--- flow/design.v ---
`timescale 1ns / 1ns
    localparam int PREGS   = 128;
    localparam int PREG_W  = $clog2(PREGS);    
    localparam int ROB_DEPTH = 16;
    localparam int ROB_PTR_W = $clog2(ROB_DEPTH);
    typedef enum logic [3:0] {
        NA,
        ADD,
        SUB,
        ANDD,
        ORR,
        RSHIFT,
        SLTIU,
        LUI
    } ALUCTRL;
    typedef enum logic [3:0] {
        NOFUNC,
        ALU,
        MEM,
        BRANCH
    } FUNCU;
    typedef enum logic {
        BHW,
        WORD
    } MEMDATATYPE;
    typedef enum logic {
        STORE,
        LOAD
    } LOADSTORE;
    typedef struct packed {
        logic [31:0] instr;
        logic [31:0] pc;
    } fetch_t;
    typedef struct packed {
        logic [31:0] instr;
        logic [31:0] pc;         
        logic [6:0]  opcode;
        logic [4:0]  rs1;        
        logic        rs1Used;
        logic [4:0]  rs2;
        logic        rs2Used;
        logic [4:0]  rd;
        logic        rdUsed;
        logic [31:0] imm;
        logic        immUsed;
        logic        spec;
        logic        lsType;     
        logic        loadStore;  
        logic        branch;
        logic        jump;
        logic        speculative;
        logic [3:0]  aluop;
        logic [3:0]  funcU;
    } decode_t;
    typedef struct packed {
        logic [PREG_W-1:0] rs1;
        logic [PREG_W-1:0] rs2;
        logic [PREG_W-1:0] rd;
        logic [PREG_W-1:0] old_rd;
        logic [4:0] arch_rd;
        logic [31:0] pc;
        logic [6:0]  opcode;
        logic [31:0] imm;
        logic        imm_used;
        logic        rd_used;
        logic [3:0]  aluop;
        logic [3:0]  funcU;
        logic [1:0]  load_store_type;    
        logic        speculative;
        logic        jump;
        logic        branch;
    } rename_t;
    typedef struct packed {
        logic        valid;
        logic        ready;
        logic [PREG_W-1:0] rs1;
        logic [PREG_W-1:0] rs2;
        logic [PREG_W-1:0] rd;
        logic [PREG_W-1:0] old_rd;
        logic [ROB_PTR_W-1:0] ROB_tag;
        logic [ROB_PTR_W-1:0] ROB_tag_clone;  
        logic [31:0] pc;
        logic [6:0]  opcode;
        logic [31:0] imm;
        logic        imm_used;
        logic        rd_used;
        logic [3:0]  aluop;
        logic [3:0]  funcU;
        logic [1:0]  load_store_type;
        logic        speculative;
        logic        jump;
        logic        branch;
        logic [31:0] rs1_val;
        logic [31:0] rs2_val;
        logic        rs1_rdy;
        logic        rs2_rdy;
        logic [6:0]  rs1_tag;    
        logic [6:0]  rs2_tag;
    } rs_entry_t;
    typedef rs_entry_t dispatch_t;
    typedef struct packed {
        logic        valid;
        logic        completed;
        logic        has_dest;
        logic [4:0]        arch_rd;
        logic [PREG_W-1:0] dest_preg;
        logic [PREG_W-1:0] old_preg;
        logic        is_branch;
        logic [31:0] pc;
    } rob_entry_t;
    typedef struct packed {
        logic [PREG_W-1:0] rd_addr;
        logic [31:0] rs1_val;
        logic rs1_used;
        logic [31:0] rs2_val;
        logic rs2_used;
        logic [31:0] imm_val;
        logic imm_used;
        logic [3:0] aluop;
        logic [ROB_PTR_W-1:0] ROB_tag;
    } alu_entry_t;
    typedef struct packed {
        logic [PREG_W-1:0] rd_addr;
        logic [31:0] rd_val;
        logic completed;
        logic [ROB_PTR_W-1:0] ROB_tag;
    } alu_out_t;
    typedef struct packed {
        logic [PREG_W-1:0] rd_addr;
        logic [31:0] rs1_val;
        logic rs1_used;
        logic [31:0] rs2_val;
        logic rs2_used;
        logic [31:0] imm_val;
        logic imm_used;
        logic jump;
        logic branch;
        logic [31:0] pc;
        logic took_branch;
        logic [ROB_PTR_W-1:0] ROB_tag;
    } branch_entry_t;
    typedef struct packed {
        logic [PREG_W-1:0] rd_addr;
        logic [31:0] rd_val;
        logic [31:0] dest_addr;
        logic branch_taken;  
        logic completed;
        logic mispredict;
        logic [ROB_PTR_W-1:0] ROB_tag;
    } branch_out_t;
    typedef struct packed {
        logic [PREG_W-1:0] rd_addr;
        logic [31:0] rs1_val;
        logic rs1_used;
        logic [31:0] rs2_val;
        logic rs2_used;
        logic [31:0] imm_val;
        logic imm_used;
        logic lsType;  
        logic loadStore;  
        logic [31:0] pc;
        logic [ROB_PTR_W-1:0] ROB_tag;
    } lsu_entry_t;
    typedef struct packed {
        logic [PREG_W-1:0] rd_addr; 
        logic [31:0] rd_val;
        logic completed;
        logic [ROB_PTR_W-1:0] ROB_tag;
    } lsu_out_t;
    typedef struct packed {
        logic [PREG_W-1:0] rd_addr;      
        logic [31:0]       rd_val;       
        logic              completed;    
        logic              mispredict;   
        logic [ROB_PTR_W-1:0] ROB_tag;  
        logic              branch_taken;  
        logic [31:0]       dest_addr;     
        logic [1:0]        src_fu;        
    } wb_packet_t;
    localparam int RS_ENTRY_W     = 204;    
    localparam int FETCH_T_W      = 64;
    localparam int DECODE_T_W     = 136;
    localparam int RENAME_T_W     = 119;
    localparam int ALU_OUT_T_W    = 44;
    localparam int BRANCH_OUT_T_W = 78;
    localparam int LSU_OUT_T_W    = 44;
`timescale 1ns / 1ns
module prioritydecoder 
#(
    parameter WIDTH = 4
)(
    input logic [WIDTH-1:0] in,
    output logic [$clog2(WIDTH)-1:0] out,
    output logic valid
);
    always_comb begin
        valid = 1'b0;
        out   = '0;
        for (int i = WIDTH-1; i >= 0; i--) begin
            if (in[i] && !valid) begin
                valid = 1'b1;
                out   = i[$clog2(WIDTH)-1:0];  
            end
        end
    end
endmodule
`timescale 1ns / 1ns
 `timescale 1ns / 1ns
module reservation_station #(
    parameter int  RS_DEPTH   = 8
)(
    input  logic      clk_i,
    input  logic      rst_i,
    input  logic      recover_i,
    input  logic      disp_valid_i,
    output logic      disp_ready_o,
    input  logic [RS_ENTRY_W-1:0] disp_entry_i,    
    output logic      issue_valid_o,
    input  logic      issue_ready_i,
    output logic [RS_ENTRY_W-1:0] issue_entry_o,   
    input  logic       cdb_valid_i,
    input  logic [6:0] cdb_tag_i
);
    logic [RS_ENTRY_W-1:0] entries [RS_DEPTH];      
    rs_entry_t rd_tmp;                  
    rs_entry_t nx_tmp;                  
    logic [RS_ENTRY_W-1:0] entries_n [RS_DEPTH];
    logic [RS_DEPTH-1:0] valid_vec;
    logic [RS_DEPTH-1:0] ready_vec;
    always_comb begin
        for (int i = 0; i < RS_DEPTH; i++) begin
            rd_tmp       = entries[i];
            valid_vec[i] = rd_tmp.valid;
            ready_vec[i] = rd_tmp.rs1_rdy & rd_tmp.rs2_rdy;  
        end
    end
    logic [RS_DEPTH-1:0] free_mask; 
    assign free_mask = ~valid_vec;
    logic [$clog2(RS_DEPTH)-1:0] free_idx;
    logic have_free;
    prioritydecoder #(.WIDTH(RS_DEPTH)) u_dec_free (
        .in   (free_mask),
        .out  (free_idx),
        .valid(have_free)
    );
    assign disp_ready_o = have_free && !recover_i;
    wire do_insert = disp_valid_i && disp_ready_o;
    logic [RS_DEPTH-1:0] issue_mask;
    assign issue_mask = valid_vec & ready_vec;
    logic [$clog2(RS_DEPTH)-1:0] issue_idx;
    logic have_issue;
    prioritydecoder #(.WIDTH(RS_DEPTH)) u_dec_issue (
        .in   (issue_mask),
        .out  (issue_idx),
        .valid(have_issue)
    );
    logic                          hold_valid;      
    rs_entry_t                      hold_entry;      
    logic [$clog2(RS_DEPTH)-1:0]    hold_idx;        
    wire cand_valid = have_issue && !recover_i;      
    wire do_issue   = issue_valid_o && issue_ready_i;  
    always_ff @(posedge clk_i or posedge rst_i) begin
        if (rst_i) begin
            hold_valid <= 1'b0;                     
            hold_entry <= '0;                       
            hold_idx   <= '0;                       
        end else if (recover_i) begin
            hold_valid <= 1'b0;
            hold_entry <= '0;
            hold_idx   <= '0;
        end else begin
            if (!hold_valid && cand_valid) begin    
                hold_valid <= 1'b1;                 
                hold_entry <= entries[issue_idx];   
                hold_idx   <= issue_idx;            
            end
            if (hold_valid && issue_ready_i) begin  
                hold_valid <= 1'b0;                 
            end
        end
    end
    assign issue_valid_o = hold_valid && !recover_i;       
    assign issue_entry_o = hold_valid ? hold_entry : '0;   
    always_comb begin
        for (int i = 0; i < RS_DEPTH; i++) begin
            nx_tmp = entries[i];
            if (cdb_valid_i && nx_tmp.valid) begin
                if (!nx_tmp.rs1_rdy && (nx_tmp.rs1_tag == cdb_tag_i))
                    nx_tmp.rs1_rdy = 1'b1;
                if (!nx_tmp.rs2_rdy && (nx_tmp.rs2_tag == cdb_tag_i))
                    nx_tmp.rs2_rdy = 1'b1;
            end
            if (do_insert && (free_idx == i)) begin
                nx_tmp       = disp_entry_i;
                nx_tmp.valid = 1'b1;
            end
            if (do_issue && !(do_insert && (hold_idx == free_idx)) && (hold_idx == i)) begin
                nx_tmp.valid   = 1'b0;
                nx_tmp.rs1_rdy = 1'b0;
                nx_tmp.rs2_rdy = 1'b0;
            end
            entries_n[i] = nx_tmp;
        end
    end
    always_ff @(posedge clk_i or posedge rst_i) begin
        if (rst_i) begin
            for (int i = 0; i < RS_DEPTH; i++) begin
                entries[i] <= '0;
            end
        end else if (recover_i) begin
            for (int i = 0; i < RS_DEPTH; i++) begin
                entries[i] <= '0;
            end
        end else begin
            for (int i = 0; i < RS_DEPTH; i++) begin
                entries[i] <= entries_n[i];
            end
        end
    end
endmodule
--- flow/run.sh ---
#!/bin/bash
# the make line also repeats each setting of config.mk as NAME=value (left out here)
make -C /OpenROAD-flow-scripts/flow DESIGN_CONFIG=/design/flow/config.mk WORK_HOME=/design/flow/orfs CLKGATE_MAP_FILE= finish
--- flow/config.mk ---
export PLATFORM = sky130hd
export DESIGN_NAME = reservation_station
export DESIGN_NICKNAME = reservation_station
export VERILOG_FILES = /design/flow/design.v
export SDC_FILE = /design/flow/constraint.sdc
export NUM_CORES = 4
export LEC_CHECK = 0
export ABC_AREA = 0
export CAP_MARGIN = 20
export CELL_PAD_IN_SITES_DETAIL_PLACEMENT = 1
export CORE_ASPECT_RATIO = 1.77
export CORE_MARGIN = 10
export CORE_UTILIZATION = 60
export CTS_CLUSTER_DIAMETER = 240
export GPL_ROUTABILITY_DRIVEN = 0
export GPL_TIMING_DRIVEN = 0
export HOLD_SLACK_MARGIN = 0.25
export MAX_ROUTING_LAYER = met5
export PLACE_DENSITY = 0.55
export SLEW_MARGIN = 20
--- flow/constraint.sdc ---
create_clock -name core_clock -period 5.25 [get_ports {clk_i}]
set_input_delay 1.0500 -clock core_clock [delete_from_list [all_inputs] [get_ports {clk_i}]]
set_output_delay 1.0500 -clock core_clock [all_outputs]
set_load 0.01 [all_outputs]
==> Table 3: Implementation characteristics, run 1 <==
Implementation parameters

Parameter                              Value

Status
  Result of the run .................. aborted with a tool error
  Last stage reached .................. 5_1_grt
  Error that ended the run .................. [ERROR GRT-0232] Routing congestion too high. Check the congestion heatmap in the GUI.

GRT
  Total GRT Usage .................. 73.9%
  Aggregate global routing overflow .................. 71

Clock network
  Number of buffers created by CTS .................. 168
  Post-CTS setup buffer count .................. 0
  Number of gates resized after cts .................. 0
  CTS H-tree lvls .................. 4
  Max Root-Sink Buffers .................. 3
  Cell at the root of the clock tree .................. clkbuf_16
  Hold buffer count at CTS .................. 0
  Number of clock sinks .................. 1840

Floorplanning
  Placeable core area .................. 0.142 sq mm
  Vertical die dimension .................. 522 um
  Row cnt .................. 184
  Area of the die .................. 0.158 sq mm
  Die width .................. 303 um
  Top-level I/O count .................. 423
  Core Util at FP .................. 60.3%

Logic synthesis
  Count of library flops with an enable pin .................. 0
  Number of warnings reported in the yosys synthesis log .................. 4
  Post-synth top area share .................. 54.0%
  Largest family of logic cells by area .................. AND-OR/OR-AND gates
  Ys async rst share .................. 100%
  Basic-gate share of the synthesized area counting and, or, nand and nor cells .................. 17.6%
  Sequential area share after synthesis .................. 54.0%
  Post-synthesis cell count .................. 9901
  Flops & latches, synth .................. 1840
  Mean cell area of the mapped netlist .................. 8.62 sq um
  Cell count listed in synth_stat.txt .................. 9901
  Xor and xnor fraction of the mapped netlist area .................. 1.17%
  Adder share .................. 0%
  And-or/or-and share of the synthesized area .................. 21.8%
  Cell type with the largest total area .................. dfrtp_1
  Top flip-flop cell by instance count after synthesis .................. dfrtp_1
  Synth top cell by count .................. nand2_1
  Top cells by count, synth .................. nand2_1, dfrtp_1, a21oi_1
  Cell types occupying the most area after synthesis .................. dfrtp_1, nand2_1, a21oi_1, o221ai_1, clkbuf_1
  Synthesized cell area .................. 0.0853 sq mm
  MUX area fraction .................. 0.0235%
  Unique masters post-synth .................. 46
  Syn_nets .................. 10100
  Summed standard-cell area reported by yosys .................. 0.0853 sq mm

Placed design
  Half-perimeter wire length of the detailed placement result .................. 271 mm
  I/O Buffers .................. 211
  Number of cells after detailed placement .................. 12000
==> metrics by stage <==
stage | area, sq um | worst slack, ps | power [W]
4_1_cts | 97100 | 52.4 | 0.0294
3_3_place_gp | 89800 | -31610 | 0.0162
3_5_place_dp | 91400 | 134 | 0.0163
2_1_floorplan | 85300 | -21330 | 0.0156
==> routing by layer <==
layer,track usage (%),overflow
met3,61.6,5
met4,74.9,35
met1,69.9,2
met2,90.6,29
met5,35.6,0
==> run 2: changes to the inputs <==
Settings changed: ABC_AREA 0 to default, CELL_PAD_IN_SITES_DETAIL_PLACEMENT 1 to default, CORE_ASPECT_RATIO 1.77 to default, CORE_MARGIN 10 to 4, CORE_UTILIZATION 60 to 68, CTS_CLUSTER_DIAMETER 240 to default, GPL_ROUTABILITY_DRIVEN 0 to default, GPL_TIMING_DRIVEN 0 to default, HOLD_SLACK_MARGIN 0.25 to default, MAX_ROUTING_LAYER met5 to default, PLACE_DENSITY 0.55 to default, SETUP_SLACK_MARGIN from default to 0.78.
Clock period 5.25 ns to 3.3 ns, I/O delays scaled along.
==> run 2 against run 1 <==
Effect of this change:
- the run now finishes clean
- die size down 17%
- synthesized area did not move
- synthesized cell count is the same
==> Table 3: Implementation characteristics, run 2 <==
Physical implementation characteristics

Parameter                              Value

Timing
  Number of hold violations in the final report .................. 0
  Fin crit share .................. 95.8%
  Fin Setup TNS .................. 0 ps
  Setup-violating endpoint count in the final report .................. 0
  Largest clock skew in the final design .................. 31.0 ps
  Fin. max-slew vios .................. 0
  Unrepaired setup endpoints after global routing .................. true
  Headroom to the max-slew limit .................. 24.0%
  Top achievable clock speed .................. 316 MHz
  Post-layout minimum cycle time .................. 3160 ps
  Slew of the pin with the lowest slew margin .................. 1140 ps

Final layout
  Post-route standard cell area excluding fillers .................. 0.0989 sq mm
  Register area .................. 0.0461 sq mm
  Layout area overhead .................. 16.0%
  Combined area of the multi-input logic cells .................. 0.0357 sq mm
  Final net count .................. 9948
  Fill count .................. 8168

Logic synthesis
  Synth top cell by count .................. nand2_1
  Summed standard-cell area reported by yosys .................. 0.0853 sq mm (unchanged)
  And-or/or-and share of the synthesized area .................. 21.8% (unchanged)
  Top cells by count, synth .................. nand2_1, dfrtp_1, a21oi_1
  Ys async rst share .................. 100% (unchanged)
  Basic-gate share of the synthesized area counting and, or, nand and nor cells .................. 17.6% (unchanged)
  Post-synthesis cell count .................. 9901 (unchanged)
  Mean cell area of the mapped netlist .................. 8.62 sq um (unchanged)
  Number of warnings reported in the yosys synthesis log .................. 4 (unchanged)
  Adder share .................. 0% (unchanged)
  Sequential area share after synthesis .................. 54.0% (unchanged)
  Synthesized cell area .................. 0.0853 sq mm (unchanged)
  Cell type with the largest total area .................. dfrtp_1
  MUX area fraction .................. 0.0235% (unchanged)
  Top flip-flop cell by instance count after synthesis .................. dfrtp_1
  Xor and xnor fraction of the mapped netlist area .................. 1.17% (unchanged)
  Syn_nets .................. 10100 (unchanged)
  Cell types occupying the most area after synthesis .................. dfrtp_1, nand2_1, a21oi_1, o221ai_1, clkbuf_1
  Post-synth top area share .................. 54.0% (unchanged)
  Count of library flops with an enable pin .................. 0 (unchanged)
  Cell count listed in synth_stat.txt .................. 9901 (unchanged)
  Unique masters post-synth .................. 46 (unchanged)
  Flops & latches, synth .................. 1840 (unchanged)
  Largest family of logic cells by area .................. AND-OR/OR-AND gates

Pwr
  Part of the total power dissipated in the clock network .................. 45.0%
  Net switching component of the power .................. 0.0109 W
  Leakage component of the power .................. 43.3 nW
  Comb pwr share .................. 5.3%
  Worst vdd ir .................. 0.545 mV
  Power density relative to cell area .................. 465 mW/mm^2
  Combinational-cell power consumption .................. 0.00246 W
  Power attributed to the clock group .................. 0.0207 W
  Internal .................. 0.0352 W
  Highest-power group .................. sequential cells
  Power in sequential cells .................. 0.0229 W
  Sequential share of power .................. 49.7%
  Switching share of power .................. 23.6%

Worst setup path
  Top Family by Delay on Critical Path .................. buffers and inverters
  Worst path depth .................. 4
  Setup crit start .................. hold_valid
  Launching element type of the critical path .................. flop
  Worst-path cell chain .................. buf_12 -> buf_16 -> and2_1 -> clkdlybuf4s50_1
  Reg-to-reg critical path startpoint .................. hold_valid
  Worst stage delay on the critical path .................. 560 ps
  Capture point of the worst reg-to-reg path .................. hold_entry[38]
  Crit Path Class .................. reg2out
  Crit. End Element .................. primary output
  Worst-path fanout max .................. 17
  R2R Setup Slk .................. 700 ps
  Setup crit end .................. issue_entry_o[154]
  Crit path buffers/inverters .................. 3
  Arrival time worst endpoint .................. 2500 ps
  Cell with the largest stage delay on the worst path .................. clkdlybuf4s50_1
  R2R depth .................. 9
  Endpoint required time on the critical path .................. 2640 ps

Floorplanning
  Die width .................. 362 um (+19%)
  Vertical die dimension .................. 362 um (-31%)
  Top-level I/O count .................. 423 (unchanged)
  Core Util at FP .................. 68.7% (+8.5 points)
  Placeable core area .................. 0.124 sq mm (-12%)
  Row cnt .................. 129 (-30%)
  Area of the die .................. 0.131 sq mm (-17%)

Clock network
  Hold buffer count at CTS .................. 0 (unchanged)
  Cell at the root of the clock tree .................. clkbuf_16
  Worst-skew pair later-pin latency .................. 840 ps
  Max Root-Sink Buffers .................. 3 (unchanged)
  Number of buffers created by CTS .................. 184 (+9.5%)
  CTS H-tree lvls .................. 4 (unchanged)
  Clk slew on worst S/H paths .................. 60 ps
  TritonCTS clock tree .................. yes
  Number of clock sinks .................. 1840 (unchanged)

Placed design
  I/O Buffers .................. 421 (+100%)
  Placer Congestion .................. 0.886
  Area post-placement .................. 0.0908 sq mm (-0.63%)
  Half-perimeter wire length of the detailed placement result .................. 156 mm (-42%)

GRT
  First-pass GRT wire length .................. 462 mm
  Number of global-route vias before repair .................. 79500
  Number of antenna violations at the first check in global routing .................. 75
  Aggregate global routing overflow .................. 0
  Pin count of the biggest net entering global routing .................. 240
  Total GRT Usage .................. 45.4%

Drt
  Final routed wirelength across all metal layers .................. 310 mm
  Vias/cell .................. 6.95
  1st-pass router iterations .................. 6
  Count of vias placed by the detailed router .................. 80400
  Routed wire length per instance .................. 26.8 um
  DRC violation count after routing .................. 0
  Drt initial violations .................. 12900
  Antenna-violating nets left .................. 0

Min path
  Hold path endpoint .................. entries[3][162]
  Worst hold path stage count .................. 2
  Worst Hold Class .................. in2reg
  HP Start .................. recover_i

Flow run
  Max-cap violation count .................. 0
  OpenROAD warning count .................. 99

Status
  Result of the run .................. no timing/DRC/antenna violations
run 2: repair_timing:
item,4_1_cts,5_1_grt
pin swaps,8,34
setup buffers,17,40
gates cloned,5,24
endpoints found under the setup margin,683,578
gates resized,244,571
run 2: metrics by stage:
step	utilization, %	worst slack, ps	total power [W]	std cells	hold WS (ps)
final	79.7	139	0.0460	11600	182
after global routing	79.7	145	0.0472	11500	182
after CTS	78.3	144	0.0459	11400	143
after detailed placement	73.2	288	0.0256	11100	481
after global placement	73.2	321	0.0256	11100	472
after floorplan	-	-22890	0.0248	9901	458
run 2: area by class of cell:
type                       instances  area share (%)
inverter                           2          0.0190
timing repair buffer             745            9.19
antenna                           48           0.121
sequential                      1840            46.5
clock buffer                     292            5.63
multi-input combinational       6958            36.1
clock inverter                    39           0.321
tap                             1637            2.07
run 2: layer usage:
layer	vias to the layer above	wire (um)	GRT usage, %
met4	52	18000	24.8
met5	-	334	0
met3	1368	46300	14.3
li1	33400	-	-
met1	39100	107000	58.6
met2	6495	138000	68.9
==> run 3: changes to the inputs <==
Settings changed: CAP_MARGIN 20 to 10, CELL_PAD_IN_SITES_DETAIL_PLACEMENT from default to 2, CELL_PAD_IN_SITES_GLOBAL_PLACEMENT from default to 3, CORE_ASPECT_RATIO from default to 0.7, CORE_MARGIN 4 to 2, CORE_UTILIZATION 68 to 61, CTS_CLUSTER_DIAMETER from default to 204, CTS_CLUSTER_SIZE from default to 58, GPL_ROUTABILITY_DRIVEN from default to 0, GPL_TIMING_DRIVEN from default to 1, MAX_ROUTING_LAYER from default to met4, SETUP_SLACK_MARGIN 0.78 to 1.28.
Clock period 3.3 ns to 4.99 ns, I/O delays scaled along.
==> run 3 against run 2 <==
Effect of this change:
- the flow now stops in 3_1_place_gp_skip_io
- synthesized area stayed put
- die size is 8.9% higher
- synthesized cell count stayed put
==> Table 3: Implementation characteristics, run 3 <==
Implementation parameters

Parameter                              Value

Logic synthesis
  Mean cell area of the mapped netlist .................. 8.62 sq um (unchanged)
  Basic-gate share of the synthesized area counting and, or, nand and nor cells .................. 17.6% (unchanged)
  Top flip-flop cell by instance count after synthesis .................. dfrtp_1
  Sequential area share after synthesis .................. 54.0% (unchanged)
  Flops & latches, synth .................. 1840 (unchanged)
  Xor and xnor fraction of the mapped netlist area .................. 1.17% (unchanged)
  Number of warnings reported in the yosys synthesis log .................. 4 (unchanged)
  Largest family of logic cells by area .................. AND-OR/OR-AND gates
  Synth top cell by count .................. nand2_1
  Syn_nets .................. 10100 (unchanged)
  Cell types occupying the most area after synthesis .................. dfrtp_1, nand2_1, a21oi_1, o221ai_1, clkbuf_1
  Post-synth top area share .................. 54.0% (unchanged)
  Summed standard-cell area reported by yosys .................. 0.0853 sq mm (unchanged)
  Unique masters post-synth .................. 46 (unchanged)
  Post-synthesis cell count .................. 9901 (unchanged)
  Synthesized cell area .................. 0.0853 sq mm (unchanged)
  Top cells by count, synth .................. nand2_1, dfrtp_1, a21oi_1
  Count of library flops with an enable pin .................. 0 (unchanged)
  Ys async rst share .................. 100% (unchanged)
  And-or/or-and share of the synthesized area .................. 21.8% (unchanged)
  Cell type with the largest total area .................. dfrtp_1
  Adder share .................. 0% (unchanged)
  MUX area fraction .................. 0.0235% (unchanged)
  Cell count listed in synth_stat.txt .................. 9901 (unchanged)

Floorplanning
  Die width .................. 451 um (+25%)
  Area of the die .................. 0.143 sq mm (+8.9%)
  Vertical die dimension .................. 317 um (-13%)
  Placeable core area .................. 0.139 sq mm (+12%)
  Row cnt .................. 114 (-12%)
  Core Util at FP .................. 61.6% (-7.1 points)

Status
  Last stage reached .................. 3_1_place_gp_skip_io
  Error that ended the run .................. [ERROR GPL-0301] Utilization 132.180 % exceeds 100%.
  Result of the run .................. aborted with a tool error
==> run 4: changes to the inputs <==
Settings changed: CAP_MARGIN 10 to 20, CELL_PAD_IN_SITES_DETAIL_PLACEMENT 2 to default, CELL_PAD_IN_SITES_GLOBAL_PLACEMENT 3 to default, CORE_ASPECT_RATIO 0.7 to default, CORE_UTILIZATION 61 to 67, CTS_CLUSTER_DIAMETER 204 to default, CTS_CLUSTER_SIZE 58 to 34, GPL_ROUTABILITY_DRIVEN 0 to default, GPL_TIMING_DRIVEN 1 to default, MAX_ROUTING_LAYER met4 to default, SETUP_SLACK_MARGIN 1.28 to default.
Clock period 4.99 ns to 3.5 ns, I/O delays scaled along.
==> run 4 against run 3 <==
Effect of this change:
- the run now finishes clean
- synthesized cell count is the same
- die size shrank 8.9%
- synthesized area is the same
==> Table 3: Implementation characteristics, run 4 <==
Physical implementation characteristics

Parameter                              Value

Status
  Result of the run .................. no timing/DRC/antenna violations

Worst setup path
  Worst stage delay on the critical path .................. 590 ps
  Setup crit start .................. hold_valid
  Arrival time worst endpoint .................. 2720 ps
  Top Family by Delay on Critical Path .................. buffers and inverters
  Crit path buffers/inverters .................. 3
  Crit. End Element .................. primary output
  Worst-path cell chain .................. buf_12 -> buf_4 -> and2_1 -> clkdlybuf4s50_1
  Reg-to-reg critical path startpoint .................. entries[7][203]
  Cell with the largest stage delay on the worst path .................. clkdlybuf4s50_1
  Setup crit end .................. issue_entry_o[119]
  Capture point of the worst reg-to-reg path .................. hold_entry[10]
  R2R depth .................. 5
  Worst path depth .................. 4
  Worst-path fanout max .................. 23
  Launching element type of the critical path .................. flop
  R2R Setup Slk .................. 620 ps
  Crit Path Class .................. reg2out
  Endpoint required time on the critical path .................. 2800 ps

Pwr
  Highest-power group .................. sequential cells
  Comb pwr share .................. 5.1%
  Part of the total power dissipated in the clock network .................. 45.8%
  Net switching component of the power .................. 0.0102 W
  Power density relative to cell area .................. 453 mW/mm^2
  Internal .................. 0.0336 W
  Sequential share of power .................. 49.1%
  Sum of internal, switching and leakage power .................. 0.0439 W
  Leakage component of the power .................. 41.8 nW
  Switching share of power .................. 23.3%
  Combinational-cell power consumption .................. 0.00223 W
  Worst vdd ir .................. 0.553 mV
  Power attributed to the clock group .................. 0.0201 W
  Power in sequential cells .................. 0.0216 W

Floorplanning
  Area of the die .................. 0.130 sq mm (-8.9%)
  Vertical die dimension .................. 361 um (+14%)
  Row cnt .................. 130 (+14%)
  Placeable core area .................. 0.126 sq mm (-9.0%)
  Die width .................. 361 um (-20%)
  Core Util at FP .................. 67.7% (+6.1 points)
  Top-level I/O count .................. 423

Min path
  HP Start .................. recover_i
  Worst Hold Class .................. in2reg
  Hold path endpoint .................. entries[4][166]
  Worst hold path stage count .................. 2

Logic synthesis
  Synthesized cell area .................. 0.0853 sq mm (unchanged)
  Synth top cell by count .................. nand2_1
  Unique masters post-synth .................. 46 (unchanged)
  Post-synth top area share .................. 54.0% (unchanged)
  Ys async rst share .................. 100% (unchanged)
  And-or/or-and share of the synthesized area .................. 21.8% (unchanged)
  Basic-gate share of the synthesized area counting and, or, nand and nor cells .................. 17.6% (unchanged)
  Count of library flops with an enable pin .................. 0 (unchanged)
  Flops & latches, synth .................. 1840 (unchanged)
  Xor and xnor fraction of the mapped netlist area .................. 1.17% (unchanged)
  Number of warnings reported in the yosys synthesis log .................. 4 (unchanged)
  Cell types occupying the most area after synthesis .................. dfrtp_1, nand2_1, a21oi_1, o221ai_1, clkbuf_1
  Cell type with the largest total area .................. dfrtp_1
  Sequential area share after synthesis .................. 54.0% (unchanged)
  Adder share .................. 0% (unchanged)
  Post-synthesis cell count .................. 9901 (unchanged)
  Top cells by count, synth .................. nand2_1, dfrtp_1, a21oi_1
  Top flip-flop cell by instance count after synthesis .................. dfrtp_1
  Largest family of logic cells by area .................. AND-OR/OR-AND gates
  Cell count listed in synth_stat.txt .................. 9901 (unchanged)
  Summed standard-cell area reported by yosys .................. 0.0853 sq mm (unchanged)
  MUX area fraction .................. 0.0235% (unchanged)
  Syn_nets .................. 10100 (unchanged)
  Mean cell area of the mapped netlist .................. 8.62 sq um (unchanged)

GRT
  Aggregate global routing overflow .................. 0
  Pin count of the biggest net entering global routing .................. 216
  Number of antenna violations at the first check in global routing .................. 61
  Number of global-route vias before repair .................. 76900
  Total GRT Usage .................. 45.0%
  First-pass GRT wire length .................. 453 mm

Timing
  Largest clock skew in the final design .................. 28.6 ps
  Fin crit share .................. 97.7%
  Worst setup margin .................. 80.5 ps
  Setup-violating endpoint count in the final report .................. 0
  Worst slack on hold paths .................. 292 ps
  Top achievable clock speed .................. 292 MHz
  Fin. max-slew vios .................. 0
  Number of hold violations in the final report .................. 0
  Headroom to the max-slew limit .................. 17.6%
  Unrepaired setup endpoints after global routing .................. false
  Post-layout minimum cycle time .................. 3420 ps
  Slew of the pin with the lowest slew margin .................. 1240 ps
  Fin Setup TNS .................. 0 ps

Drt
  Antenna-violating nets left .................. 0
  Final routed wirelength across all metal layers .................. 295 mm
  1st-pass router iterations .................. 8
  DRC violation count after routing .................. 0
  Routed wire length per instance .................. 25.7 um
  Vias/cell .................. 6.82
  Drt initial violations .................. 11200
  Count of vias placed by the detailed router .................. 78300

Clock network
  Number of clock sinks .................. 1840
  Clk slew on worst S/H paths .................. 60 ps
  TritonCTS clock tree .................. yes
  Cell at the root of the clock tree .................. clkbuf_16
  CTS H-tree lvls .................. 4
  Worst-skew pair later-pin latency .................. 850 ps
  Number of buffers created by CTS .................. 186
  Max Root-Sink Buffers .................. 3

Final layout
  Final net count .................. 9869
  Layout area overhead .................. 13.6%
  Tally of non-filler cells in the final layout .................. 11500

Placed design
  I/O Buffers .................. 421
  Number of cells after detailed placement .................. 11100
  Half-perimeter wire length of the detailed placement result .................. 156 mm
  Worst Setup Slack post-DPL .................. 223 ps
  Placer Congestion .................. 0.897

Flow run
  Max-cap violation count .................. 0
  OpenROAD warning count .................. 79
## run 4: per-stage QoR
step,utilization (%),area (sq um)
6_report,76.9,97000
3_5_place_dp,71.9,90700
4_1_cts,76.8,96900
2_1_floorplan,-,85300
5_1_grt,76.9,96900
3_3_place_gp,71.9,90700
## run 4: layout make-up
type / instances / area (sq um)
flip-flops and latches: 1840 / 46100
fillers: 8858 / 29100
inverters: 2 / 18.8
repair buffers: 665 / 7770
clock buffers: 288 / 5660
clock inverters: 46 / 455
diodes: 34 / 85.1
multi-input cells: 6957 / 34900
well taps: 1650 / 2060
## run 4: metal layers
layer  routed length (um)  vias up  GRT usage, %
met4                14700       58          22.1
met5                  390        -             0
met2               133000     5693          68.5
li1                     -    33200             -
met3                41400     1195          12.9
met1               106000    38100          59.6
## run 4: timing repair
action	4_1_cts	5_1_grt
setup buffers	5	0
endpoints found under the hold margin	0	0
gates resized	3	1
setup endpoints to repair	75	1
hold buffers	0	0
==> run 5: changes to the inputs <==
Settings changed: CORE_UTILIZATION 67 to 66, CTS_CLUSTER_SIZE 34 to default, MAX_ROUTING_LAYER from default to met4, PLACE_DENSITY from default to 0.55.
Clock period 3.5 ns to 7.86 ns, I/O delays scaled along.
==> run 5 against run 4 <==
Effect of this change:
- utilization down 2.6 points
- critical endpoint is now issue_entry_o[108]
- clock skew up 3.5 ps
- clock power down 55%
- total power down 55%
- die size up 1.5%
- still clean
- first-iteration DRC count up 5.6%
- via count down 1.3%
- highest routed layer is now met4
==> Table 3: Implementation characteristics, run 5 <==
Physical implementation characteristics

Parameter                              Value

Timing
  Fin. max-slew vios .................. 0 (unchanged)
  Number of hold violations in the final report .................. 0 (unchanged)
  Slew of the pin with the lowest slew margin .................. 1310 ps (+72.0 ps)
  Setup-violating endpoint count in the final report .................. 0 (unchanged)
  Post-layout minimum cycle time .................. 5380 ps
  Largest clock skew in the final design .................. 32.1 ps (+3.46 ps)
  Worst setup margin .................. 2480 ps (+2400 ps)
  Top achievable clock speed .................. 186 MHz
  Unrepaired setup endpoints after global routing .................. false
  Fin crit share .................. 68.4% (-29 points)
  Headroom to the max-slew limit .................. 12.8% (-4.8 points)
  Fin Setup TNS .................. 0 ps (unchanged)

Logic synthesis
  Largest family of logic cells by area .................. AND-OR/OR-AND gates
  Xor and xnor fraction of the mapped netlist area .................. 1.17% (unchanged)
  Ys async rst share .................. 100% (unchanged)
  Basic-gate share of the synthesized area counting and, or, nand and nor cells .................. 17.6% (unchanged)
  Syn_nets .................. 10100 (unchanged)
  Cell type with the largest total area .................. dfrtp_1
  Adder share .................. 0% (unchanged)
  Top flip-flop cell by instance count after synthesis .................. dfrtp_1
  Unique masters post-synth .................. 46 (unchanged)
  Summed standard-cell area reported by yosys .................. 0.0853 sq mm (unchanged)
  Post-synthesis cell count .................. 9901 (unchanged)
  MUX area fraction .................. 0.0235% (unchanged)
  Mean cell area of the mapped netlist .................. 8.62 sq um (unchanged)
  Cell types occupying the most area after synthesis .................. dfrtp_1, nand2_1, a21oi_1, o221ai_1, clkbuf_1
  Post-synth top area share .................. 54.0% (unchanged)
  Count of library flops with an enable pin .................. 0 (unchanged)
  Top cells by count, synth .................. nand2_1, dfrtp_1, a21oi_1
  Sequential area share after synthesis .................. 54.0% (unchanged)
  Synthesized cell area .................. 0.0853 sq mm (unchanged)
  Number of warnings reported in the yosys synthesis log .................. 4 (unchanged)
  And-or/or-and share of the synthesized area .................. 21.8% (unchanged)
  Cell count listed in synth_stat.txt .................. 9901 (unchanged)
  Synth top cell by count .................. nand2_1
  Flops & latches, synth .................. 1840 (unchanged)

Drt
  Wire length on met1 .................. 108 mm (+1.9%)
  Highest routed metal layer .................. met4
  Drt initial violations .................. 11800 (+5.6%)
  Sum of met3 wire segment lengths after detailed routing .................. 40.8 mm (-1.3%)
  1st-pass router iterations .................. 9 (+1)
  Final routed wirelength across all metal layers .................. 297 mm (+0.41%)
  DRC violation count after routing .................. 0 (unchanged)
  Routed wire length per instance .................. 26.0 um (+1.1%)
  Antenna-violating nets left .................. 0 (unchanged)
  Count of vias placed by the detailed router .................. 77200 (-1.3%)
  Met2 WL post-DR .................. 136 mm (+2.6%)
  Vias/cell .................. 6.77 (-0.70%)

GRT
  Total GRT Usage .................. 46.1% (+1.1 points)
  Aggregate global routing overflow .................. 0 (unchanged)
  Number of global-route vias before repair .................. 75900 (-1.3%)
  Number of antenna violations at the first check in global routing .................. 75 (+23%)
  Pin count of the biggest net entering global routing .................. 204 (-5.6%)
  First-pass GRT wire length .................. 453 mm (about the same)

Floorplanning
  Top-level I/O count .................. 423 (unchanged)
  Die width .................. 364 um (+0.75%)
  Area of the die .................. 0.132 sq mm (+1.5%)
  Vertical die dimension .................. 364 um (+0.75%)
  Core Util at FP .................. 66.7% (-0.95 points)
  Row cnt .................. 131 (+0.77%)
  Placeable core area .................. 0.128 sq mm (+1.4%)

Worst setup path
  Launching element type of the critical path .................. flop
  R2R depth .................. 7 (+2)
  Worst path depth .................. 3 (-1)
  Endpoint required time on the critical path .................. 6290 ps (+3490 ps)
  Capture point of the worst reg-to-reg path .................. hold_entry[6]
  Crit Path Class .................. reg2out
  Setup crit start .................. hold_valid
  R2R Setup Slk .................. 3650 ps (+3030 ps)
  Arrival time worst endpoint .................. 3800 ps (+1080 ps)
  Worst-path cell chain .................. buf_4 -> and2_1 -> clkdlybuf4s50_1
  Worst stage delay on the critical path .................. 980 ps (+390 ps)
  Worst-path fanout max .................. 86 (+270%)
  Setup crit end .................. issue_entry_o[108]
  Reg-to-reg critical path startpoint .................. entries[7][203]
  Crit path buffers/inverters .................. 2 (-1)
  Cell with the largest stage delay on the worst path .................. dfrtp_4
  Crit. End Element .................. primary output
  Top Family by Delay on Critical Path .................. buffers and inverters

Placed design
  Placer Congestion .................. 0.864 (-3.6%)
  Half-perimeter wire length of the detailed placement result .................. 140 mm (-10%)
  Number of cells after detailed placement .................. 11000 (-1.1%)
  Worst Setup Slack post-DPL .................. 2660 ps (+2440 ps)
  I/O Buffers .................. 421 (unchanged)

Clock network
  TritonCTS clock tree .................. yes
  CTS H-tree lvls .................. 4 (unchanged)
  Hold buffer count at CTS .................. 0 (unchanged)
  Cell at the root of the clock tree .................. clkbuf_16
  Post-CTS setup buffer count .................. 0 (-5)
  Clk slew on worst S/H paths .................. 60 ps (about the same)
  Max Root-Sink Buffers .................. 3 (unchanged)
  Worst-skew pair later-pin latency .................. 840 ps (about the same)
  Number of clock sinks .................. 1840 (unchanged)
  Number of buffers created by CTS .................. 186 (unchanged)
  Number of gates resized after cts .................. 0 (-3)

Min path
  Worst Hold Class .................. reg2reg
  HP Start .................. hold_entry[14]
  Hold path endpoint .................. hold_entry[14]
  Worst hold path stage count .................. 2 (unchanged)

Pwr
  Combinational-cell power consumption .................. 0.000947 W (-58%)
  Internal .................. 0.0150 W (-55%)
  Power in sequential cells .................. 0.00960 W (-56%)
  Power density relative to cell area .................. 206 mW/mm^2 (-54%)
  Highest-power group .................. sequential cells
  Net switching component of the power .................. 0.00456 W (-55%)
  Sequential share of power .................. 49.1% (about the same)
  Sum of internal, switching and leakage power .................. 0.0196 W (-55%)
  Switching share of power .................. 23.3% (-0.030 points)
  Worst vdd ir .................. 0.241 mV (-56%)
  Power attributed to the clock group .................. 0.00901 W (-55%)
  Part of the total power dissipated in the clock network .................. 46.1% (+0.3 points)
  Leakage component of the power .................. 40.8 nW (-2.4%)
  Comb pwr share .................. 4.8% (-0.3 points)

Status
  Result of the run .................. no timing/DRC/antenna violations

Final layout
  Layout area overhead .................. 11.3%
  Final net count .................. 9735 (-1.4%)
  Utilization after layout .................. 74.3% (-2.6 points)
  Tally of non-filler cells in the final layout .................. 11400 (-0.64%)

Flow run
  Max-cap violation count .................. 0 (unchanged)
  OpenROAD warning count .................. 139 (+76%)
==> run 5: final cells by class <==
| class | instances | area, sq um |
|---|---|---|
| Antenna cell | 78 | 195 |
| Fill cell | 9531 | 32900 |
| Multi-Input combinational cell | 6957 | 34900 |
| Timing Repair Buffer | 531 | 5590 |
| Tap cell | 1662 | 2080 |
| Clock buffer | 293 | 5740 |
| Clock inverter | 45 | 444 |
| Sequential cell | 1840 | 46000 |
| Inverter | 2 | 18.8 |
==> run 5: stage by stage <==
stage	instance area (sq um)	hold WS, ps
2_1_floorplan	85300	458
3_5_place_dp	88500	481
3_3_place_gp	88500	472
5_1_grt	94900	530
6_report	95000	490
4_1_cts	94700	494
==> run 5: metal layers <==
metal,track usage (%),vias up
met3,14.0,893
met1,59.2,37900
li1,-,33000
met5,-,-
met4,21.1,0
met2,67.7,5424
==> run 6: changes to the inputs <==
Settings changed: CORE_UTILIZATION 66 to 55, MAX_ROUTING_LAYER met4 to default, PLACE_DENSITY 0.55 to default.
Clock period 7.86 ns to 4.49 ns, I/O delays scaled along.
==> run 6 against run 5 <==
Effect of this change:
- clock power increased by 84%
- synthesized cell count unchanged
- hold slack got worse by 60 ps
- global-route usage decreased by 6.5 points
- register-to-register slack got worse by 2500 ps
- synthesized area unchanged
- setup slack got worse by 2100 ps
- critical path type unchanged
- utilization decreased by 11 points
==> Table 3: Implementation characteristics, run 6 <==
Physical implementation characteristics

Parameter                              Value

Clock network
  Post-CTS setup buffer count .................. 0 (unchanged)
  Clk slew on worst S/H paths .................. 60 ps (about the same)
  Number of clock sinks .................. 1840 (unchanged)
  Hold buffer count at CTS .................. 0 (unchanged)
  Number of gates resized after cts .................. 0 (unchanged)
  TritonCTS clock tree .................. yes
  Cell at the root of the clock tree .................. clkbuf_16
  Max Root-Sink Buffers .................. 3 (unchanged)
  CTS H-tree lvls .................. 4 (unchanged)
  Number of buffers created by CTS .................. 196 (+5.4%)
  Worst-skew pair later-pin latency .................. 840 ps (about the same)

Logic synthesis
  Top cells by count, synth .................. nand2_1, dfrtp_1, a21oi_1
  Top flip-flop cell by instance count after synthesis .................. dfrtp_1
  And-or/or-and share of the synthesized area .................. 21.8% (unchanged)
  Summed standard-cell area reported by yosys .................. 0.0853 sq mm (unchanged)
  Mean cell area of the mapped netlist .................. 8.62 sq um (unchanged)
  Flops & latches, synth .................. 1840 (unchanged)
  Post-synthesis cell count .................. 9901 (unchanged)
  Sequential area share after synthesis .................. 54.0% (unchanged)
  Synth top cell by count .................. nand2_1
  Largest family of logic cells by area .................. AND-OR/OR-AND gates
  Post-synth top area share .................. 54.0% (unchanged)
  MUX area fraction .................. 0.0235% (unchanged)
  Count of library flops with an enable pin .................. 0 (unchanged)
  Number of warnings reported in the yosys synthesis log .................. 4 (unchanged)
  Ys async rst share .................. 100% (unchanged)
  Cell types occupying the most area after synthesis .................. dfrtp_1, nand2_1, a21oi_1, o221ai_1, clkbuf_1
  Basic-gate share of the synthesized area counting and, or, nand and nor cells .................. 17.6% (unchanged)
  Cell type with the largest total area .................. dfrtp_1
  Cell count listed in synth_stat.txt .................. 9901 (unchanged)
  Synthesized cell area .................. 0.0853 sq mm (unchanged)
  Unique masters post-synth .................. 46 (unchanged)
  Xor and xnor fraction of the mapped netlist area .................. 1.17% (unchanged)
  Syn_nets .................. 10100 (unchanged)
  Adder share .................. 0% (unchanged)

Drt
  Vias/cell .................. 6.46 (-4.6%)
  Highest routed metal layer .................. met5
  Drt initial violations .................. 9176 (-22%)
  DRC violation count after routing .................. 0 (unchanged)
  Routed wire length per instance .................. 26.7 um (+2.7%)
  Wire length on met1 .................. 124 mm (+15%)
  Count of vias placed by the detailed router .................. 76800 (-0.52%)
  1st-pass router iterations .................. 6 (-3)
  Sum of met3 wire segment lengths after detailed routing .................. 35.8 mm (-12%)
  Antenna-violating nets left .................. 0 (unchanged)
  Met2 WL post-DR .................. 145 mm (+6.4%)
  Final routed wirelength across all metal layers .................. 317 mm (+7.0%)

Final layout
  Tally of non-filler cells in the final layout .................. 11900 (+4.2%)
  Combined area of the multi-input logic cells .................. 0.0349 sq mm (unchanged)
  Final net count .................. 9876 (+1.4%)
  Layout area overhead .................. 14.5%
  Register area .................. 0.0460 sq mm (unchanged)
  Fill count .................. 13200 (+38%)

Min path
  Hold path endpoint .................. entries[0][192]
  Worst hold path stage count .................. 2 (unchanged)
  HP Start .................. recover_i
  Worst Hold Class .................. in2reg

Floorplanning
  Top-level I/O count .................. 423 (unchanged)
  Die width .................. 398 um (+9.4%)
  Vertical die dimension .................. 398 um (+9.4%)
  Area of the die .................. 0.158 sq mm (+20%)
  Row cnt .................. 144 (+9.9%)
  Placeable core area .................. 0.154 sq mm (+20%)
  Core Util at FP .................. 55.4% (-11 points)

Timing
  Top achievable clock speed .................. 241 MHz
  Setup-violating endpoint count in the final report .................. 0 (unchanged)
  Fin crit share .................. 92.3% (+24 points)
  Headroom to the max-slew limit .................. 23.8% (+11 points)
  Post-layout minimum cycle time .................. 4150 ps
  Slew of the pin with the lowest slew margin .................. 1140 ps (-164 ps)
  Unrepaired setup endpoints after global routing .................. false
  Fin Setup TNS .................. 0 ps (unchanged)
  Number of hold violations in the final report .................. 0 (unchanged)
  Largest clock skew in the final design .................. 31.9 ps (-0.225 ps)
  Worst setup margin .................. 344 ps (-2140 ps)
  Fin. max-slew vios .................. 0 (unchanged)

Worst setup path
  Capture point of the worst reg-to-reg path .................. hold_entry[11]
  Cell with the largest stage delay on the worst path .................. dfrtp_4
  Worst path depth .................. 3 (unchanged)
  Setup crit end .................. issue_entry_o[7]
  Reg-to-reg critical path startpoint .................. entries[6][203]
  Launching element type of the critical path .................. flop
  Arrival time worst endpoint .................. 3250 ps (-550 ps)
  Setup crit start .................. hold_valid
  Crit. End Element .................. primary output
  Endpoint required time on the critical path .................. 3590 ps (-2700 ps)
  R2R depth .................. 6 (-1)
  Top Family by Delay on Critical Path .................. buffers and inverters
  Worst stage delay on the critical path .................. 1000 ps (+20 ps)
  Worst-path cell chain .................. buf_4 -> and2_1 -> clkdlybuf4s50_1
  Crit Path Class .................. reg2out
  Crit path buffers/inverters .................. 2 (unchanged)
  R2R Setup Slk .................. 1160 ps (-2490 ps)
  Worst-path fanout max .................. 44 (-49%)

Pwr
  Comb pwr share .................. 5.1% (+0.3 points)
  Switching share of power .................. 23.6% (+0.32 points)
  Combinational-cell power consumption .................. 0.00178 W (+88%)
  Leakage component of the power .................. 41.9 nW (+2.9%)
  Highest-power group .................. sequential cells
  Internal .................. 0.0268 W (+79%)
  Net switching component of the power .................. 0.00831 W (+82%)
  Part of the total power dissipated in the clock network .................. 47.1% (+1.0 points)
  Sequential share of power .................. 47.8% (-1.3 points)
  Power in sequential cells .................. 0.0168 W (+75%)
  Power attributed to the clock group .................. 0.0166 W (+84%)
  Worst vdd ir .................. 0.376 mV (+56%)
  Power density relative to cell area .................. 360 mW/mm^2 (+75%)

Flow run
  OpenROAD warning count .................. 55 (-60%)
  Max-cap violation count .................. 0 (unchanged)

GRT
  Aggregate global routing overflow .................. 0 (unchanged)
  Pin count of the biggest net entering global routing .................. 213 (+4.4%)
  Total GRT Usage .................. 39.6% (-6.5 points)
  First-pass GRT wire length .................. 478 mm (+5.6%)
  Number of global-route vias before repair .................. 75300 (-0.80%)
  Number of antenna violations at the first check in global routing .................. 59 (-21%)

Placed design
  I/O Buffers .................. 421 (unchanged)
  Number of cells after detailed placement .................. 11500 (+4.7%)
  Worst Setup Slack post-DPL .................. 671 ps (-1990 ps)
  Placer Congestion .................. 0.840 (-2.8%)
  Half-perimeter wire length of the detailed placement result .................. 167 mm (+19%)

Status
  Result of the run .................. no timing/DRC/antenna violations
-- run 6: final cells by class --
class / count / area share (%)
Antenna cell: 25 / 0.0641
Clock buffer: 313 / 6.20
Clock inverter: 48 / 0.530
Inverter: 2 / 0.0192
Multi-Input combinational cell: 6957 / 35.7
Sequential cell: 1840 / 47.1
Tap cell: 2044 / 2.62
Timing Repair Buffer: 662 / 7.74
-- run 6: per-stage QoR --
| step | power (W) | hold slack [ps] | util (%) | area (sq um) |
|---|---|---|---|---|
| final | 0.0352 | 430 | 63.4 | 97700 |
| after floorplan | 0.0182 | 458 | - | 85300 |
| after global placement | 0.0188 | 471 | 59.1 | 91000 |
| after detailed placement | 0.0189 | 480 | 59.1 | 91000 |
| after global routing | 0.0361 | 436 | 63.4 | 97700 |
| after CTS | 0.0352 | 406 | 63.4 | 97600 |
-- run 6: routing by layer --
metal | GRT usage [%] | vias to the layer above
met5 | 0 | -
li1 | - | 33200
met2 | 60.5 | 4420
met1 | 54.4 | 38300
met3 | 9.94 | 857
met4 | 15.9 | 68
==> run 7: changes to the inputs <==
Settings changed: CORE_UTILIZATION 55 to 72, CTS_CLUSTER_DIAMETER from default to 28, CTS_CLUSTER_SIZE from default to 13, SETUP_SLACK_MARGIN from default to 0.88.
Clock period 4.49 ns to 3.3 ns, I/O delays scaled along.
==> run 7 against run 6 <==
Effect of this change:
- still clean on timing, DRC and antenna
- routed wire length rose by 7.6%
- critical path depth rose by 1
- via count rose by 13%
- utilization rose by 26 points
==> Table 3: Implementation characteristics, run 7 <==
Physical implementation characteristics

Parameter                              Value

Logic synthesis
  Largest family of logic cells by area .................. AND-OR/OR-AND gates
  Basic-gate share of the synthesized area counting and, or, nand and nor cells .................. 17.6% (unchanged)
  Ys async rst share .................. 100% (unchanged)
  Post-synth top area share .................. 54.0% (unchanged)
  Cell type with the largest total area .................. dfrtp_1
  Synth top cell by count .................. nand2_1
  Summed standard-cell area reported by yosys .................. 0.0853 sq mm (unchanged)
  Unique masters post-synth .................. 46 (unchanged)
  Number of warnings reported in the yosys synthesis log .................. 4 (unchanged)
  Flops & latches, synth .................. 1840 (unchanged)
  Adder share .................. 0% (unchanged)
  Post-synthesis cell count .................. 9901 (unchanged)
  Syn_nets .................. 10100 (unchanged)
  Top flip-flop cell by instance count after synthesis .................. dfrtp_1
  Cell count listed in synth_stat.txt .................. 9901 (unchanged)
  Synthesized cell area .................. 0.0853 sq mm (unchanged)
  Xor and xnor fraction of the mapped netlist area .................. 1.17% (unchanged)
  Mean cell area of the mapped netlist .................. 8.62 sq um (unchanged)
  Top cells by count, synth .................. nand2_1, dfrtp_1, a21oi_1
  And-or/or-and share of the synthesized area .................. 21.8% (unchanged)
  Cell types occupying the most area after synthesis .................. dfrtp_1, nand2_1, a21oi_1, o221ai_1, clkbuf_1
  MUX area fraction .................. 0.0235% (unchanged)
  Sequential area share after synthesis .................. 54.0% (unchanged)
  Count of library flops with an enable pin .................. 0 (unchanged)

Pwr
  Sequential share of power .................. 33.6% (-14 points)
  Switching share of power .................. 22.5% (-1.2 points)
  Sum of internal, switching and leakage power .................. 0.0682 W (+94%)
  Internal .................. 0.0529 W (+97%)
  Worst vdd ir .................. 0.600 mV (+60%)
  Combinational-cell power consumption .................. 0.00245 W (+38%)
  Highest-power group .................. the clock network
  Power attributed to the clock group .................. 0.0428 W (+160%)
  Net switching component of the power .................. 0.0153 W (+85%)
  Leakage component of the power .................. 46.7 nW (+11%)
  Power in sequential cells .................. 0.0229 W (+36%)
  Part of the total power dissipated in the clock network .................. 62.8% (+16 points)
  Comb pwr share .................. 3.6% (-1.5 points)
  Power density relative to cell area .................. 646 mW/mm^2 (+79%)

Flow run
  OpenROAD warning count .................. 115 (+110%)
  Max-cap violation count .................. 0 (unchanged)

Worst setup path
  R2R depth .................. 7 (+1)
  R2R Setup Slk .................. 330 ps (-830 ps)
  Crit Path Class .................. reg2out
  Capture point of the worst reg-to-reg path .................. entries[1][156]
  Launching element type of the critical path .................. flop
  Top Family by Delay on Critical Path .................. buffers and inverters
  Cell with the largest stage delay on the worst path .................. clkdlybuf4s50_1
  Worst stage delay on the critical path .................. 630 ps (-370 ps)
  Arrival time worst endpoint .................. 2610 ps (-640 ps)
  Endpoint required time on the critical path .................. 2640 ps (-950 ps)
  Crit path buffers/inverters .................. 3 (+1)
  Worst path depth .................. 4 (+1)
  Crit. End Element .................. primary output
  Worst-path fanout max .................. 9 (-80%)
  Setup crit start .................. hold_valid
  Reg-to-reg critical path startpoint .................. entries[6][203]
  Worst-path cell chain .................. buf_12 -> buf_4 -> and2_1 -> clkdlybuf4s50_1
  Setup crit end .................. issue_entry_o[104]

Final layout
  Layout area overhead .................. 23.8%
  Tally of non-filler cells in the final layout .................. 11800 (-0.74%)
  Final net count .................. 10100 (+2.4%)

Min path
  HP Start .................. recover_i
  Worst Hold Class .................. in2reg
  Worst hold path stage count .................. 2 (unchanged)
  Hold path endpoint .................. entries[3][168]

Timing
  Number of hold violations in the final report .................. 0 (unchanged)
  Top achievable clock speed .................. 306 MHz
  Headroom to the max-slew limit .................. 15.1% (-8.7 points)
  Fin crit share .................. 99.1% (+6.8 points)
  Unrepaired setup endpoints after global routing .................. true
  Largest clock skew in the final design .................. 73.0 ps (+41.1 ps)
  Setup-violating endpoint count in the final report .................. 0 (unchanged)
  Fin. max-slew vios .................. 0 (unchanged)
  Fin Setup TNS .................. 0 ps (unchanged)
  Worst slack on hold paths .................. 42.2 ps (-388 ps)
  Post-layout minimum cycle time .................. 3270 ps
  Slew of the pin with the lowest slew margin .................. 1270 ps (+130 ps)

Floorplanning
  Die width .................. 348 um (-12%)
  Core Util at FP .................. 72.5% (+17 points)
  Top-level I/O count .................. 423 (unchanged)
  Row cnt .................. 126 (-13%)
  Placeable core area .................. 0.118 sq mm (-24%)
  Vertical die dimension .................. 348 um (-12%)
  Area of the die .................. 0.121 sq mm (-23%)

Placed design
  I/O Buffers .................. 421 (unchanged)
  Placer Congestion .................. 0.894 (+6.5%)
  Half-perimeter wire length of the detailed placement result .................. 154 mm (-7.9%)
  Number of cells after detailed placement .................. 11000 (-4.7%)

GRT
  Number of global-route vias before repair .................. 88400 (+17%)
  First-pass GRT wire length .................. 505 mm (+5.6%)
  GR Util met1 .................. 65.9% (+12 points)
  Met3 capacity usage during global routing .................. 20.9% (+11 points)
  Total GRT Usage .................. 54.2% (+15 points)
  Pin count of the biggest net entering global routing .................. 239 (+12%)
  Number of antenna violations at the first check in global routing .................. 77 (+31%)
  Global routing usage on met2 .................. 79.0% (+19 points)
  Aggregate global routing overflow .................. 0 (unchanged)
  Most Used Layer, Global Route .................. met2

Clock network
  Max Root-Sink Buffers .................. 4 (+1)
  Cell at the root of the clock tree .................. clkbuf_16
  Clk slew on worst S/H paths .................. 50 ps (about the same)
  Hold buffer count at CTS .................. 0 (unchanged)
  Worst-skew pair later-pin latency .................. 960 ps (+120 ps)
  CTS H-tree lvls .................. 5 (+1)
  Number of clock sinks .................. 1840 (unchanged)
  TritonCTS clock tree .................. yes
  Number of buffers created by CTS .................. 403 (+110%)

Drt
  Vias/cell .................. 7.38 (+14%)
  1st-pass router iterations .................. 10 (+4)
  Final routed wirelength across all metal layers .................. 342 mm (+7.6%)
  DRC violation count after routing .................. 0 (unchanged)
  Routed wire length per instance .................. 28.9 um (+8.4%)
  Count of vias placed by the detailed router .................. 87100 (+13%)
  Drt initial violations .................. 15600 (+70%)
  Antenna-violating nets left .................. 0 (unchanged)

Status
  Result of the run .................. no timing/DRC/antenna violations
==> run 7: repair_timing <==
action | CTS | global route
gates cloned | 4 | 13
pin swaps | 4 | 8
endpoints found under the hold margin | 0 | 0
endpoints found under the setup margin | 1389 | 1356
gates resized | 97 | 214
buffers inserted | 15 | 22
==> run 7: metrics by stage <==
step | setup WS, ps | instance area (sq um) | utilization (%)
floorplan | -22890 | 85300 | -
global placement | 309 | 90200 | 76.6
detailed placement | 263 | 90200 | 76.6
CTS | 58.2 | 105000 | 89.1
global route | 69.8 | 106000 | 89.7
finish | 28.8 | 106000 | 89.7
==> run 7: area by class of cell <==
cell class,instances,area [sq um]
fill,5129,12100
clock buffer,501,11100
sequential,1840,46100
tap,1536,1920
multi-input combinational,6957,35000
inverter,2,18.8
timing repair buffer,689,8100
clock inverter,228,3290
antenna,50,125
==> run 7: layer usage <==
metal / up-vias / share of wire, %
met3: 2993 / 18
li1: 33900 / -
met5: - / 0.14
met1: 40900 / 31
met4: 68 / 8.8
met2: 9240 / 42
==> run 8: changes to the inputs <==
Settings changed: ABC_AREA from default to 0, CELL_PAD_IN_SITES_DETAIL_PLACEMENT from default to 1, CELL_PAD_IN_SITES_GLOBAL_PLACEMENT from default to 1, CORE_MARGIN 2 to 3, CORE_UTILIZATION 72 to 28, CTS_CLUSTER_DIAMETER 28 to 381, CTS_CLUSTER_SIZE 13 to default, GPL_ROUTABILITY_DRIVEN from default to 0, GPL_TIMING_DRIVEN from default to 0, HOLD_SLACK_MARGIN from default to 0.09, MAX_ROUTING_LAYER from default to met4, SETUP_SLACK_MARGIN 0.88 to default, SLEW_MARGIN 20 to 35, TNS_END_PERCENT from default to 50.
Clock period 3.3 ns to 5.79 ns, I/O delays scaled along.
==> run 8 against run 7 <==
Effect of this change:
- still clean on timing, DRC and antenna
- sequential cell count unchanged
- hold slack improved by 460 ps
- total power shrank 58%
- cell area decreased by 2.7%
- final cell count rose by 24%
- die size went up to 2.6 times the previous value
- non-clock buffer count increased by 752
- via count down 11%
- setup slack better by 340 ps
==> Table 3: Implementation characteristics, run 8 <==
Physical implementation characteristics

Parameter                              Value

Worst setup path
  R2R depth .................. 8 (+1)
  R2R Setup Slk .................. 1530 ps (+1200 ps)
  Cell with the largest stage delay on the worst path .................. clkbuf_1
  Worst stage delay on the critical path .................. 730 ps (+100 ps)
  Worst path depth .................. 6 (+2)
  Arrival time worst endpoint .................. 4270 ps (+1660 ps)
  Endpoint required time on the critical path .................. 4630 ps (+1990 ps)
  Worst-path fanout max .................. 10 (+1)
  Crit Path Class .................. in2out
  Worst-path cell chain .................. clkdlybuf4s50_1 -> clkbuf_1 -> clkbuf_2 -> clkbuf_1 -> nor2_1 -> clkdlybuf4s50_1
  Capture point of the worst reg-to-reg path .................. hold_entry[33]
  Crit path buffers/inverters .................. 5 (+2)
  Reg-to-reg critical path startpoint .................. entries[3][203]
  Launching element type of the critical path .................. primary input
  Top Family by Delay on Critical Path .................. buffers and inverters
  Setup crit start .................. recover_i
  Crit. End Element .................. primary output
  Setup crit end .................. disp_ready_o

Drt
  DRC violation count after routing .................. 0 (unchanged)
  Vias/cell .................. 5.27 (-29%)
  Count of vias placed by the detailed router .................. 77300 (-11%)
  Routed wire length per instance .................. 25.5 um (-12%)
  Final routed wirelength across all metal layers .................. 375 mm (+9.7%)
  Antenna-violating nets left .................. 0 (unchanged)
  Drt initial violations .................. 5470 (-65%)
  1st-pass router iterations .................. 6 (-4)

GRT
  Total GRT Usage .................. 24.4% (-30 points)
  Aggregate global routing overflow .................. 0 (unchanged)
  First-pass GRT wire length .................. 553 mm (+9.4%)
  Number of global-route vias before repair .................. 82400 (-6.8%)
  Pin count of the biggest net entering global routing .................. 29 (-88%)
  Number of antenna violations at the first check in global routing .................. 86 (+12%)

Logic synthesis
  Xor and xnor fraction of the mapped netlist area .................. 1.17% (unchanged)
  Summed standard-cell area reported by yosys .................. 0.0853 sq mm (unchanged)
  And-or/or-and share of the synthesized area .................. 21.8% (unchanged)
  Sequential area share after synthesis .................. 54.0% (unchanged)
  Mean cell area of the mapped netlist .................. 8.62 sq um (unchanged)
  Count of library flops with an enable pin .................. 0 (unchanged)
  Flops & latches, synth .................. 1840 (unchanged)
  Synth top cell by count .................. nand2_1
  Unique masters post-synth .................. 46 (unchanged)
  Syn_nets .................. 10100 (unchanged)
  Cell type with the largest total area .................. dfrtp_1
  MUX area fraction .................. 0.0235% (unchanged)
  Basic-gate share of the synthesized area counting and, or, nand and nor cells .................. 17.6% (unchanged)
  Top flip-flop cell by instance count after synthesis .................. dfrtp_1
  Post-synthesis cell count .................. 9901 (unchanged)
  Adder share .................. 0% (unchanged)
  Synthesized cell area .................. 0.0853 sq mm (unchanged)
  Number of warnings reported in the yosys synthesis log .................. 4 (unchanged)
  Top cells by count, synth .................. nand2_1, dfrtp_1, a21oi_1
  Cell types occupying the most area after synthesis .................. dfrtp_1, nand2_1, a21oi_1, o221ai_1, clkbuf_1
  Cell count listed in synth_stat.txt .................. 9901 (unchanged)
  Ys async rst share .................. 100% (unchanged)
  Post-synth top area share .................. 54.0% (unchanged)
  Largest family of logic cells by area .................. AND-OR/OR-AND gates

Status
  Result of the run .................. no timing/DRC/antenna violations

Floorplanning
  Core Util at FP .................. 28.2% (-44 points)
  Row cnt .................. 202 (+60%)
  Top-level I/O count .................. 423 (unchanged)
  Placeable core area .................. 0.303 sq mm (+160%)
  Vertical die dimension .................. 558 um (+60%)
  Area of the die .................. 0.311 sq mm (+160%)
  Die width .................. 558 um (+60%)

Timing
  Unrepaired setup endpoints after global routing .................. false
  Fin crit share .................. 93.7% (-5.4 points)
  Number of hold violations in the final report .................. 0 (unchanged)
  Slew of the pin with the lowest slew margin .................. 1040 ps (-238 ps)
  Top achievable clock speed .................. 184 MHz
  Headroom to the max-slew limit .................. 30.4% (+15 points)
  Fin. max-slew vios .................. 0 (unchanged)
  Worst slack on hold paths .................. 502 ps (+460 ps)
  Post-layout minimum cycle time .................. 5420 ps
  Worst setup margin .................. 366 ps (+337 ps)
  Largest clock skew in the final design .................. 68.4 ps (-4.61 ps)
  Setup-violating endpoint count in the final report .................. 0 (unchanged)
  Fin Setup TNS .................. 0 ps (unchanged)

Min path
  HP Start .................. hold_entry[203]
  Worst Hold Class .................. reg2reg
  Hold path endpoint .................. hold_entry[203]
  Worst hold path stage count .................. 2 (unchanged)

Pwr
  Power density relative to cell area .................. 277 mW/mm^2 (-57%)
  Power attributed to the clock group .................. 0.0138 W (-68%)
  Internal .................. 0.0214 W (-59%)
  Switching share of power .................. 24.7% (+2.2 points)
  Power in sequential cells .................. 0.0130 W (-43%)
  Sum of internal, switching and leakage power .................. 0.0285 W (-58%)
  Highest-power group .................. the clock network
  Part of the total power dissipated in the clock network .................. 48.6% (-14 points)
  Net switching component of the power .................. 0.00704 W (-54%)
  Combinational-cell power consumption .................. 0.00160 W (-35%)
  Comb pwr share .................. 5.6% (+2.0 points)
  Sequential share of power .................. 45.8% (+12 points)
  Worst vdd ir .................. 0.222 mV (-63%)
  Leakage component of the power .................. 43.5 nW (-7.0%)

Final layout
  Utilization after layout .................. 33.9% (-56 points)
  Layout area overhead .................. 20.5%
  Fill count .................. 35200 (+590%)
  Final net count .................. 10700 (+5.6%)

Clock network
  TritonCTS clock tree .................. yes
  Number of gates resized after cts .................. 0 (-100%)
  Number of buffers created by CTS .................. 220 (-45%)
  Cell at the root of the clock tree .................. clkbuf_16
  Number of clock sinks .................. 1840 (unchanged)
  Post-CTS setup buffer count .................. 0 (-15)
  Worst-skew pair later-pin latency .................. 890 ps (-70 ps)
  Clk slew on worst S/H paths .................. 60 ps (about the same)
  CTS H-tree lvls .................. 4 (-1)
  Hold buffer count at CTS .................. 0 (unchanged)
  Max Root-Sink Buffers .................. 4 (unchanged)

Placed design
  I/O Buffers .................. 211 (-50%)
  Half-perimeter wire length of the detailed placement result .................. 287 mm (+87%)
  Worst Setup Slack post-DPL .................. 337 ps (+73.5 ps)

Flow run
  Max-cap violation count .................. 0 (unchanged)
  OpenROAD warning count .................. 28 (-76%)
==> run 8: per-layer routing <==
metal / share of wire, % / global-route usage [%]
met4: 4.9 / 11.0
met1: 43 / 30.6
met3: 5.1 / 3.39
met5: 0 / -
met2: 48 / 39.1
==> run 8: stage by stage <==
stage               instances  area, sq um
floorplan                9901        85300
global route            14700       103000
detailed placement      14200        95600
global placement        14100        92400
CTS                     14600       103000
finish                  14700       103000
==> run 8: cell type report <==
type	count	area, sq um	area share [%]
antenna	56	140	0.136
buffer	1102	4720	4.59
clock buffer	336	6560	6.38
clock inverter	57	512	0.498
inverter	2	11.3	0.0110
multi-input combinational	6957	34700	33.7
sequential	1840	46000	44.8
tap	3978	4980	4.84
timing repair buffer	339	5130	4.99
No activity file was given, so power comes from the tool's default toggle rates.
